job 9680:
==> flow/design.v (excerpt) <==
module neuron_intra_Nbits #(
    parameter N = 16,
    parameter N_INPUTS = 16,
    parameter LOG_N_INPUTS = 4  
) (
    input  wire                         clk,
    input  wire                         rst,
    input  wire                         en,
    input  wire signed [N*N_INPUTS-1:0] W,     
    input  wire signed [N*N_INPUTS-1:0] X_N,   
    output reg signed [         N-1:0] Out
);
  wire signed [2*N*N_INPUTS-1:0] prod;
  wire signed [         N-1:0] act_out;
  genvar i;
  generate
    for (i = 0; i < N_INPUTS; i = i + 1) begin : mults
      wire signed [N-1:0] Wi;
      wire signed [N-1:0] Xi;
      assign Wi = W[i*N+:N];
      assign Xi = X_N[i*N+:N];
      assign prod[i*2*N+:2*N] = Wi * Xi;
    end
  endgenerate
  genvar j, k;
  generate
    for (j = 0; j < LOG_N_INPUTS; j = j + 1) begin : ADDER_TREE
      wire signed [2*N*(N_INPUTS >> (j+1))-1:0] sum_stage;
      if(j == 0) begin
        for (k = 0; k < (N_INPUTS >> (j+1)); k = k + 1) begin : STAGE0
          assign sum_stage[2*k*N+:2*N] = prod[2*k*2*N+:2*N] + prod[(2*k+1)*2*N+:2*N];
        end
      end else begin
        for (k = 0; k < (N_INPUTS >> (j+1)); k = k + 1) begin : STAGEJ
          assign sum_stage[2*k*N+:2*N] = ADDER_TREE[j-1].sum_stage[2*k*2*N+:2*N] + ADDER_TREE[j-1].sum_stage[(2*k+1)*2*N+:2*N];
        end
      end
    end
    wire signed [2*N-1:0] sum_all;
    assign sum_all = ADDER_TREE[LOG_N_INPUTS-1].sum_stage;
  endgenerate
  reg signed [2*N-1:0] acc;
  always @(posedge clk or posedge rst) begin
    if (rst) begin
		acc <= 0;
		Out <= 0;
	 end
    else if (en) begin
		acc <= sum_all;
		Out <= act_out;
	 end
  end
  localparam signed [N-1:0] MAX_VAL = {1'b0, {(N-1){1'b1}}};  
  assign act_out = (acc < 0) ? 0 : (acc > MAX_VAL) ? MAX_VAL : acc;
endmodule
Settings: LEC_CHECK=0, CAP_MARGIN=0, CORE_MARGIN=2, CORE_UTILIZATION=72, CTS_CLUSTER_DIAMETER=199, CTS_CLUSTER_SIZE=95, PLACE_DENSITY=0.42, SLEW_MARGIN=20, TNS_END_PERCENT=15; clock period 6.96 ns.
run.sh (not shown) runs the stock make flow with config.mk's settings and CLKGATE_MAP_FILE=.
Job 9680: complete, dirty (negative setup slack)
> inputs changed (job 9680 -> job 2804)
# job 9680
export LEC_CHECK = 0
export CAP_MARGIN = 0
export CORE_MARGIN = 2
export CORE_UTILIZATION = 72
export CTS_CLUSTER_DIAMETER = 199
export CTS_CLUSTER_SIZE = 95
export PLACE_DENSITY = 0.42
export SLEW_MARGIN = 20
export TNS_END_PERCENT = 15
create_clock -name core_clock -period 6.96 [get_ports {clk}]
# job 2804
export LEC_CHECK = 0
export CAP_MARGIN = 5
export CORE_MARGIN = 2
export CORE_UTILIZATION = 72
export SETUP_SLACK_MARGIN = 2.72
export SLEW_MARGIN = 20
create_clock -name core_clock -period 9.4 [get_ports {clk}]
[summary]
Job 2804 -> stages 100% | layout checks FAIL | negative setup slack
Job 2804 gives more final wirelength than job 9680 did.
Comparing setup slack on the worst flop-to-flop path for job 9680 and job 2804, the bigger number came from job 2804.
Re insertion delay to the later sink of the worst-skew pair: job 9680 and job 2804 aren't equal, and the lower value belongs to job 2804.
Job 9680 -> job 2804: sequential share of layout area flat
[compare] base=job 9680 new=job 2804: worst setup slack rose 620 ps; total cell area reported by yosys after synthesis now sits at about the same level; non-clock buffer count increased 287; buffering stage count on the worst path with inverters included fell 1.
Here is what was changed in the inputs of job 367 compared with job 2804.
# job 2804
export LEC_CHECK = 0
export CAP_MARGIN = 5
export CORE_MARGIN = 2
export CORE_UTILIZATION = 72
export SETUP_SLACK_MARGIN = 2.72
export SLEW_MARGIN = 20
create_clock -name core_clock -period 9.4 [get_ports {clk}]
# job 367
export LEC_CHECK = 0
export CAP_MARGIN = 15
export CORE_MARGIN = 2
export CORE_UTILIZATION = 72
export MAX_ROUTING_LAYER = met4
export SETUP_SLACK_MARGIN = -0.74
export SLEW_MARGIN = 20
create_clock -name core_clock -period 11.1 [get_ports {clk}]
--- outcome ---
- Job 367: flow complete, layout not clean; failing: negative setup slack
- Of job 367 and job 2804, it is job 367 that has the lower met1 routing resource usage after global routing.
- Compared with job 2804, in job 367 number of nets in the finished design down 2.0%; area fraction in xor and xnor cells ~0 delta; CTS clock-pin slew for the worst setup and hold paths level; total number of vias shrank by 5.1%; setup slack picked up an extra 2880 ps.
- Job 367 vs job 2804 — cell area after layout dropped by a few percent
> inputs changed (job 367 -> job 7772)
# job 367
export LEC_CHECK = 0
export CAP_MARGIN = 15
export CORE_MARGIN = 2
export CORE_UTILIZATION = 72
export MAX_ROUTING_LAYER = met4
export SETUP_SLACK_MARGIN = -0.74
export SLEW_MARGIN = 20
create_clock -name core_clock -period 11.1 [get_ports {clk}]
# job 7772
export LEC_CHECK = 0
export CAP_MARGIN = 20
export CORE_MARGIN = 2
export CORE_UTILIZATION = 70
export SLEW_MARGIN = 20
create_clock -name core_clock -period 13.3 [get_ports {clk}]
[summary]
- Post-route standard cell area excluding fillers on job 7772 is ahead of job 367.
- | sequential share of layout area | job 367 vs job 7772 | ≈ equal |
- Job 7772 ran to completion and came out clean on the timing, DRC and antenna checks.
- Relative to job 367, wire length has decreased by 38000 um in job 7772.
